==> inputs of v7 <==
==> flow/design.v <==
`timescale 1ns / 1ps
module CordicMachine(
	input clk,
	input [12:0] x_0,
	input [12:0] y_0,
	input [12:0] z_0,
	input [31:0] stage,
	output reg [12:0] x_N,
	output reg [12:0] y_N,
	output reg [12:0] z_N
);
	reg [12:0] arctan [12:0];
	initial begin
	arctan[0] = 13'b0101101000000;
	arctan[1] = 13'b0011010100100;
	arctan[2] = 13'b0001110000010;
	arctan[3] = 13'b0000111001000;
	arctan[4] = 13'b0000011100100;
	arctan[5] = 13'b0000001110010;
	arctan[6] = 13'b0000000111001;
	arctan[7] = 13'b0000000011100;
	arctan[8] = 13'b0000000001110;
	arctan[9] = 13'b0000000000111;
	arctan[10] = 13'b0000000000011;
	arctan[11] = 13'b0000000000001;
	arctan[12] = 13'b0000000000000;
	end
	wire signed [12:0] x_s = x_0;
	wire signed [12:0] y_s = y_0;
	wire [12:0] x_sh = x_s >>> stage;
	wire [12:0] y_sh = y_s >>> stage;
	always @(posedge clk) begin
		if (stage != 10) begin
			x_N <= z_0[12] ? x_0 + y_sh : x_0 - y_sh;
			y_N <= z_0[12] ? y_0 - x_sh : y_0 + x_sh;
			z_N <= z_0[12] ? z_0 + arctan[stage] : z_0 - arctan[stage];
		end
	end
endmodule
`timescale 1ns / 1ps
module Cordic(
	input clk, 
	input [12:0] x_0,
	input [12:0] y_0,
	input [12:0] z_0,
	output [12:0] x_N,
	output [12:0] y_N,
	output [12:0] z_N
);
	wire [12:0] x0, y0, z0;
	wire [12:0] x1, y1, z1;
	wire [12:0] x2, y2, z2;
	wire [12:0] x3, y3, z3;
	wire [12:0] x4, y4, z4;
	wire [12:0] x5, y5, z5;
	wire [12:0] x6, y6, z6;
	wire [12:0] x7, y7, z7;
	wire [12:0] x8, y8, z8;
	wire [12:0] x9, y9, z9;
	CordicMachine C1 (.clk(clk), .x_0(x_0), .y_0(y_0), .z_0(z_0), .stage(0), .x_N(x0), .y_N(y0), .z_N(z0));
	CordicMachine C2 (.clk(clk), .x_0(x0), .y_0(y0), .z_0(z0), .stage(1), .x_N(x1), .y_N(y1), .z_N(z1));
	CordicMachine C3 (.clk(clk), .x_0(x1), .y_0(y1), .z_0(z1), .stage(2), .x_N(x2), .y_N(y2), .z_N(z2));
	CordicMachine C4 (.clk(clk), .x_0(x2), .y_0(y2), .z_0(z2), .stage(3), .x_N(x3), .y_N(y3), .z_N(z3));
	CordicMachine C5 (.clk(clk), .x_0(x3), .y_0(y3), .z_0(z3), .stage(4), .x_N(x4), .y_N(y4), .z_N(z4));
	CordicMachine C6 (.clk(clk), .x_0(x4), .y_0(y4), .z_0(z4), .stage(5), .x_N(x5), .y_N(y5), .z_N(z5));
	CordicMachine C7 (.clk(clk), .x_0(x5), .y_0(y5), .z_0(z5), .stage(6), .x_N(x6), .y_N(y6), .z_N(z6));
	CordicMachine C8 (.clk(clk), .x_0(x6), .y_0(y6), .z_0(z6), .stage(7), .x_N(x7), .y_N(y7), .z_N(z7));
	CordicMachine C9 (.clk(clk), .x_0(x7), .y_0(y7), .z_0(z7), .stage(8), .x_N(x8), .y_N(y8), .z_N(z8));
	CordicMachine C10 (.clk(clk), .x_0(x8), .y_0(y8), .z_0(z8), .stage(9), .x_N(x9), .y_N(y9), .z_N(z9));
	assign x_N = x9;
	assign y_N = y9;
	assign z_N = z9;
endmodule
==> flow/run.sh <==
#!/bin/bash
# the make line also repeats each setting of config.mk as NAME=value (left out here)
make -C /OpenROAD-flow-scripts/flow DESIGN_CONFIG=/design/flow/config.mk WORK_HOME=/design/flow/orfs CLKGATE_MAP_FILE= finish
==> flow/config.mk <==
export PLATFORM = sky130hd
export DESIGN_NAME = Cordic
export DESIGN_NICKNAME = Cordic
export VERILOG_FILES = /design/flow/design.v
export SDC_FILE = /design/flow/constraint.sdc
export NUM_CORES = 4
export LEC_CHECK = 0
export CAP_MARGIN = 5
export CELL_PAD_IN_SITES_GLOBAL_PLACEMENT = 0
export CORE_ASPECT_RATIO = 1.2
export CORE_MARGIN = 5
export CORE_UTILIZATION = 38
export CTS_CLUSTER_DIAMETER = 197
export GPL_ROUTABILITY_DRIVEN = 1
export GPL_TIMING_DRIVEN = 1
export HOLD_SLACK_MARGIN = 0.13
export MIN_ROUTING_LAYER = met2
export SLEW_MARGIN = 20
==> flow/constraint.sdc <==
create_clock -name core_clock -period 1.79 [get_ports {clk}]
set_input_delay 0.3580 -clock core_clock [delete_from_list [all_inputs] [get_ports {clk}]]
set_output_delay 0.3580 -clock core_clock [all_outputs]
set_load 0.01 [all_outputs]
==> v26 (differences from v7) <==
Settings changed: ABC_AREA set to 1, CAP_MARGIN 5 to 20, CELL_PAD_IN_SITES_GLOBAL_PLACEMENT 0 to unset, CORE_ASPECT_RATIO 1.2 to unset, CORE_MARGIN 5 to 2, CORE_UTILIZATION 38 to 72, CTS_CLUSTER_DIAMETER 197 to 351, CTS_CLUSTER_SIZE set to 45, GPL_ROUTABILITY_DRIVEN 1 to unset, GPL_TIMING_DRIVEN 1 to unset, HOLD_SLACK_MARGIN 0.13 to -0.08, MIN_ROUTING_LAYER met2 to unset, PLACE_DENSITY_LB_ADDON set to 0.26, SETUP_SLACK_MARGIN set to 0.05.
==> flow/constraint.sdc (replaced) <==
create_clock -name core_clock -period 1.73 [get_ports {clk}]
set_input_delay 0.3460 -clock core_clock [delete_from_list [all_inputs] [get_ports {clk}]]
set_output_delay 0.3460 -clock core_clock [all_outputs]
set_load 0.01 [all_outputs]
==> v18 (differences from v7) <==
Settings changed: CAP_MARGIN 5 to 25, CELL_PAD_IN_SITES_GLOBAL_PLACEMENT 0 to 1, CORE_ASPECT_RATIO 1.2 to unset, CORE_UTILIZATION 38 to 40, CTS_CLUSTER_DIAMETER 197 to 107, GPL_ROUTABILITY_DRIVEN 1 to 0, GPL_TIMING_DRIVEN 1 to unset, HOLD_SLACK_MARGIN 0.13 to unset, MIN_ROUTING_LAYER met2 to unset.
==> flow/constraint.sdc (replaced) <==
create_clock -name core_clock -period 3.2 [get_ports {clk}]
set_input_delay 0.6400 -clock core_clock [delete_from_list [all_inputs] [get_ports {clk}]]
set_output_delay 0.6400 -clock core_clock [all_outputs]
set_load 0.01 [all_outputs]
==> v14 (differences from v7) <==
Settings changed: ABC_AREA set to 1, CAP_MARGIN 5 to 20, CELL_PAD_IN_SITES_DETAIL_PLACEMENT set to 0, CELL_PAD_IN_SITES_GLOBAL_PLACEMENT 0 to unset, CORE_ASPECT_RATIO 1.2 to 0.93, CORE_MARGIN 5 to 2, CORE_UTILIZATION 38 to 25, CTS_CLUSTER_DIAMETER 197 to unset, GPL_ROUTABILITY_DRIVEN 1 to unset, GPL_TIMING_DRIVEN 1 to unset, HOLD_SLACK_MARGIN 0.13 to unset, PLACE_DENSITY_LB_ADDON set to 0.01, SLEW_MARGIN 20 to 40.
==> flow/constraint.sdc (replaced) <==
create_clock -name core_clock -period 2.64 [get_ports {clk}]
set_input_delay 0.5280 -clock core_clock [delete_from_list [all_inputs] [get_ports {clk}]]
set_output_delay 0.5280 -clock core_clock [all_outputs]
set_load 0.01 [all_outputs]
==> comparison table <==
Logic gate fraction of the total cell area: v7 0.511; v26 -; v18 0.572; v14 0.549
Count of cells resized by post-cts repair: v7 451; v26 -; v18 0; v14 1
Worst setup path class: v7 flop to flop; v26 -; v18 flop to flop; v14 flop to flop
Worst reg2reg setup slack: v7 -0.95 ns; v26 -; v18 0.17 ns; v14 0.18 ns
Routed wire length on met2: v7 49000 µm; v26 -; v18 31200 µm; v14 49300 µm
Unrepaired setup endpoints after global routing: v7 yes; v26 -; v18 no; v14 yes
HPWL after detailed placement: v7 58700 µm; v26 105000 µm; v18 51000 µm; v14 75900 µm
Run status: v7 failed layout checks; v26 did not finish; v18 complete, no violations; v14 failed layout checks
Stage where the flow stopped: v7 -; v26 clock tree synthesis; v18 -; v14 -
Layout check failures: v7 negative setup slack; v26 -; v18 -; v14 design-rule violations
Worst setup path end: v7 C7.x_N[11]$_DFF_P_; v26 -; v18 C9.x_N[11]$_DFF_P_; v14 C3.x_N[11]$_DFF_P_
Plain + repair buffers: v7 1194; v26 -; v18 154; v14 230
Detailed-routing iteration count for the pre-antenna-repair pass: v7 8; v26 -; v18 5; v14 50
End-of-flow core utilization: v7 0.653; v26 -; v18 0.465; v14 0.303
TritonCTS Buffers: v7 45; v26 -; v18 48; v14 55
Simple Share, Synth: v7 0.125; v26 0.240; v18 0.125; v14 0.240
Path length in cells of the critical path: v7 14; v26 -; v18 13; v14 12
Met3 wire length: v7 24800 µm; v26 -; v18 1960 µm; v14 40300 µm
Worst r2r path cells: v7 14; v26 -; v18 13; v14 12
# rows: v7 104; v26 73; v18 93; v14 120
Netlist area before placement: v7 0.0259 mm²; v26 0.0288 mm²; v18 0.0259 mm²; v14 0.0288 mm²
Worst min-delay path class: v7 primary input to flop; v26 -; v18 flop to flop; v14 primary input to flop
Total DRC errors in the routed layout: v7 0; v26 -; v18 0; v14 2
